// top_module_d11
module top_module_d11(
    i_clk,
    i_reset,
    i_start,
    i_load,
    i_enc_dec,
    i_pt1,
    i_pt2,
    i_key1,
    i_key2,
    i_r,
    o_ct1,
    o_ct2,
    o_done
);
Size: roughly 7800 cells after synthesis, about 60000 µm² of cells after synthesis.
Settings: LEC_CHECK=0, ABC_AREA=1, CAP_MARGIN=25, CELL_PAD_IN_SITES_GLOBAL_PLACEMENT=3, CORE_ASPECT_RATIO=1.46, CORE_MARGIN=8, CORE_UTILIZATION=30, CTS_CLUSTER_DIAMETER=134, HOLD_SLACK_MARGIN=0.01, PLACE_DENSITY=0.95, SLEW_MARGIN=25, TNS_END_PERCENT=5; clock period 3.51 ns.
run.sh (not shown) runs the stock make flow with config.mk's settings and CLKGATE_MAP_FILE=.
The starting point produced a layout that fails on negative setup slack.
Edit:
Settings changed: ABC_AREA 1 to 0, PLACE_DENSITY 0.95 to 0.4, TNS_END_PERCENT 5 to not set.
Result: The changed run ran to the end with violations: negative setup slack; die area decreases by a few percent; synthesized cell count decreases by a quarter to a third; worst setup slack improved by 230 ps; register-to-register slack improved by 180 ps; wire length decreases by a few percent; clock skew decreases by 4.8 ps; first-iteration DRC count decreases by a quarter to a third.
Edit:
Settings changed: CORE_MARGIN 8 to 2, CORE_UTILIZATION 30 to 72, CTS_CLUSTER_SIZE set to 14, PLACE_DENSITY 0.4 to not set, SETUP_SLACK_MARGIN set to 0.58.
Clock period 3.51 ns to 2.4 ns, I/O delays scaled along.
This time the run never finished: it broke off in global placement without I/O. Area after synthesis stays the same. Synthesized cell count is unchanged. Die area goes down by 60%.
Edit:
Settings changed: CELL_PAD_IN_SITES_DETAIL_PLACEMENT set to 1, CORE_MARGIN 2 to 4, CORE_UTILIZATION 72 to 30, CTS_CLUSTER_DIAMETER 134 to 132, CTS_CLUSTER_SIZE 14 to not set, PLACE_DENSITY set to 0.35, SETUP_SLACK_MARGIN 0.58 to not set, SLEW_MARGIN 25 to 35.
Clock period 2.4 ns to 3.51 ns, I/O delays scaled along.
Result: The changed run produced a layout that fails on negative setup slack. Die size went up by about 140%. Synthesized cell count does not change. Synthesized area does not change.
Edit:
Settings changed: CELL_PAD_IN_SITES_DETAIL_PLACEMENT 1 to not set, CELL_PAD_IN_SITES_GLOBAL_PLACEMENT 3 to 0, CORE_MARGIN 4 to 2, CORE_UTILIZATION 30 to 54, CTS_CLUSTER_DIAMETER 132 to 134, PLACE_DENSITY 0.35 to not set, SLEW_MARGIN 35 to 25.
What happened: The new run finished with negative setup slack left. Routed wire length falls by 16%. Synthesized area is unchanged. Register-to-register slack improves by 50 ps. Synthesized cell count stays the same. Utilization went up by 34 points. Setup slack gains 90 ps.
Edit:
Settings changed: ABC_AREA 0 to 1, CELL_PAD_IN_SITES_GLOBAL_PLACEMENT 0 to 3, CORE_ASPECT_RATIO 1.46 to 0.86, CORE_MARGIN 2 to 8, CORE_UTILIZATION 54 to 30, PLACE_DENSITY set to 0.4, SETUP_SLACK_MARGIN set to -0.34.
=> The new run finished with negative setup slack left. Routed wire length grows by 29%. Clock-buffer cell count grows by 33. Setup slack got worse by 240 ps. Clock skew grows by 25 ps. Cell area grows by about 2.3%. Synthesized cell count grows by 33%. Die size grows by 97%. Area after synthesis grows by about 4.7%.

run 1:
Starting RTL as in the previous note.
clock: 4.24 ns
lec_check: 0
abc_area: 0
cap_margin: 25
cell_pad_in_sites_global_placement: 0
core_aspect_ratio: 0.71
core_margin: 2
core_utilization: 66
cts_cluster_diameter: 364
hold_slack_margin: 0.01
setup_slack_margin: -0.22
slew_margin: 25
Layout checks on run 1: not met. Flow itself completed; violations: setup timing.
Relative to run 1, the following input files were edited for run 2:
# run 1
export LEC_CHECK = 0
export ABC_AREA = 0
export CAP_MARGIN = 25
export CELL_PAD_IN_SITES_GLOBAL_PLACEMENT = 0
export CORE_ASPECT_RATIO = 0.71
export CORE_MARGIN = 2
export CORE_UTILIZATION = 66
export CTS_CLUSTER_DIAMETER = 364
export HOLD_SLACK_MARGIN = 0.01
export SETUP_SLACK_MARGIN = -0.22
export SLEW_MARGIN = 25
create_clock -name core_clock -period 4.24 [get_ports {i_clk}]
# run 2
export LEC_CHECK = 0
export ABC_AREA = 0
export CAP_MARGIN = 25
export CELL_PAD_IN_SITES_GLOBAL_PLACEMENT = 0
export CORE_ASPECT_RATIO = 0.71
export CORE_MARGIN = 2
export CORE_UTILIZATION = 58
export CTS_CLUSTER_DIAMETER = 134
export HOLD_SLACK_MARGIN = 0.01
export SETUP_SLACK_MARGIN = -0.22
export SLEW_MARGIN = 25
create_clock -name core_clock -period 3.51 [get_ports {i_clk}]
Findings:
[run 2] critical path required time fell 0.58 ns relative to run 1. Every stage of run 2 finished as expected; the final checks, on the other hand, flagged setup timing, which means the layout fails. Wire: run 2 routes more than run 1. Setup WNS run 1 -> run 2: worse. Going from run 1 to run 2, the clock buffer instance count of the final layout was found to have gone down by 5.2%. Delta (run 2 minus run 1): global-route usage over all layers decreased 4.2 points, total setup violations reported at the end of the flow went up by 144, effective utilization at floorplan moved down, register bit total from synthesis essentially unchanged. NOTE cell area after layout run 1->run 2 increased by more than 10%.
Here is what was changed in the inputs of run 3 compared with run 2.
# run 2
export LEC_CHECK = 0
export ABC_AREA = 0
export CAP_MARGIN = 25
export CELL_PAD_IN_SITES_GLOBAL_PLACEMENT = 0
export CORE_ASPECT_RATIO = 0.71
export CORE_MARGIN = 2
export CORE_UTILIZATION = 58
export CTS_CLUSTER_DIAMETER = 134
export HOLD_SLACK_MARGIN = 0.01
export SETUP_SLACK_MARGIN = -0.22
export SLEW_MARGIN = 25
create_clock -name core_clock -period 3.51 [get_ports {i_clk}]
# run 3
export LEC_CHECK = 0
export ABC_AREA = 0
export CAP_MARGIN = 25
export CELL_PAD_IN_SITES_DETAIL_PLACEMENT = 1
export CELL_PAD_IN_SITES_GLOBAL_PLACEMENT = 3
export CORE_ASPECT_RATIO = 1.46
export CORE_MARGIN = 4
export CORE_UTILIZATION = 30
export CTS_CLUSTER_DIAMETER = 132
export HOLD_SLACK_MARGIN = 0.02
export MIN_ROUTING_LAYER = met2
export PLACE_DENSITY = 0.35
export SETUP_SLACK_MARGIN = 0.66
export SLEW_MARGIN = 30
create_clock -name core_clock -period 3.51 [get_ports {i_clk}]
--- outcome ---
Ran to the end and failed final checks on setup timing: run 3.
Compared with run 2, in run 3 number of standard-cell rows in the floorplan picked up an extra 97; initial antenna violation count lost 38.
Compared with run 2, in run 3 critical path's largest stage delay fell 0.07 ns; number of iterations in the first detailed-routing pass dropped 2; post-detailed-placement cell area went up by 4100 µm².
Run 3 against run 2; total via count in the routed design is up by more than a quarter.
Reported for run 3 and run 2, count of flip-flops and latches turned out identical to the last digit.
Run 2 reports its slowest cell on the critical path as dfstp_2 while run 3 reports or4_4.

top_module_d11 again, from the RTL that the note above started with.
clock: 6.0 ns
lec_check: 0
cap_margin: 20
cell_pad_in_sites_detail_placement: 1
core_aspect_ratio: 1.73
core_margin: 8
core_utilization: 40
max_routing_layer: met4
slew_margin: 20
tns_end_percent: 65
The starting point passed the timing, DRC and antenna checks.
==> next run, changes <==
--- a/flow/config.mk
+++ b/flow/config.mk
@@ -9,3 +9 @@
-export CELL_PAD_IN_SITES_DETAIL_PLACEMENT = 1
-export CORE_ASPECT_RATIO = 1.73
-export CORE_MARGIN = 8
+export CORE_MARGIN = 2
@@ -13 +11 @@
-export MAX_ROUTING_LAYER = met4
+export SETUP_SLACK_MARGIN = 0.1
@@ -15 +12,0 @@
-export TNS_END_PERCENT = 65
Outcome: Final cell count goes up by 0.61%. Via count goes down by 0.43%. Worst setup slack improves by 0.11 ns. Count of clock-buffer cells in the layout goes up by 31. Die size goes down by 6.3%. Non-clock buffer count goes up by 13. Global-route usage goes down by 0.40 points. Wire length goes down by 5.3%.
==> next run, changes <==
--- a/flow/config.mk
+++ b/flow/config.mk
@@ -9,4 +9,12 @@
-export CORE_MARGIN = 2
-export CORE_UTILIZATION = 40
-export SETUP_SLACK_MARGIN = 0.1
-export SLEW_MARGIN = 20
+export CELL_PAD_IN_SITES_DETAIL_PLACEMENT = 0
+export CELL_PAD_IN_SITES_GLOBAL_PLACEMENT = 2
+export CORE_ASPECT_RATIO = 1.73
+export CORE_MARGIN = 10
+export CORE_UTILIZATION = 30
+export CTS_CLUSTER_SIZE = 36
+export GPL_ROUTABILITY_DRIVEN = 0
+export HOLD_SLACK_MARGIN = 0.04
+export MAX_ROUTING_LAYER = met5
+export PLACE_DENSITY = 0.78
+export SLEW_MARGIN = 5
+export TNS_END_PERCENT = 50
The new run completed without violations.
Worst setup slack got worse by 0.21 ns.
Synthesized cell count does not change.
Sequential share of layout area drops by 0.28 points.
==> next run, changes <==
==> flow/config.mk (replaced) <==
export PLATFORM = sky130hd
export DESIGN_NAME = top_module_d11
export DESIGN_NICKNAME = top_module_d11
export VERILOG_FILES = /design/flow/design.v
export SDC_FILE = /design/flow/constraint.sdc
export NUM_CORES = 4
export LEC_CHECK = 0
export CAP_MARGIN = 20
export CORE_MARGIN = 2
export CORE_UTILIZATION = 71
export PLACE_DENSITY = 0.65
export SLEW_MARGIN = 20
==> flow/constraint.sdc (replaced) <==
create_clock -name core_clock -period 4.32 [get_ports {i_clk}]
set_input_delay 0.8640 -clock core_clock [delete_from_list [all_inputs] [get_ports {i_clk}]]
set_output_delay 0.8640 -clock core_clock [all_outputs]
set_load 0.01 [all_outputs]
=> This time the run did not get past global routing on GRT-0232. Die size goes down by well over a third. Synthesized cell count stays the same. Area after synthesis does not change.
==> next run, changes <==
--- a/flow/config.mk
+++ b/flow/config.mk
@@ -10,2 +10,2 @@
-export CORE_UTILIZATION = 71
-export PLACE_DENSITY = 0.65
+export CORE_UTILIZATION = 70
+export CTS_CLUSTER_SIZE = 37
==> flow/constraint.sdc (replaced) <==
create_clock -name core_clock -period 4.75 [get_ports {i_clk}]
set_input_delay 0.9500 -clock core_clock [delete_from_list [all_inputs] [get_ports {i_clk}]]
set_output_delay 0.9500 -clock core_clock [all_outputs]
set_load 0.01 [all_outputs]
With this change the flow finished but failed the layout checks on negative setup slack. Synthesized area stays the same. Die area went up by 1.4%. Synthesized cell count stays the same.
==> next run, changes <==
--- a/flow/config.mk
+++ b/flow/config.mk
@@ -10,0 +11 @@
+export CTS_CLUSTER_DIAMETER = 347
@@ -11,0 +13,2 @@
+export HOLD_SLACK_MARGIN = 0.3
+export SETUP_SLACK_MARGIN = 0.86
==> flow/constraint.sdc (replaced) <==
create_clock -name core_clock -period 3.31 [get_ports {i_clk}]
set_input_delay 0.6620 -clock core_clock [delete_from_list [all_inputs] [get_ports {i_clk}]]
set_output_delay 0.6620 -clock core_clock [all_outputs]
set_load 0.01 [all_outputs]
Result: The changed run died in clock tree synthesis, error DPL-0033; die area is unchanged; area after synthesis does not change; synthesized cell count is unchanged.
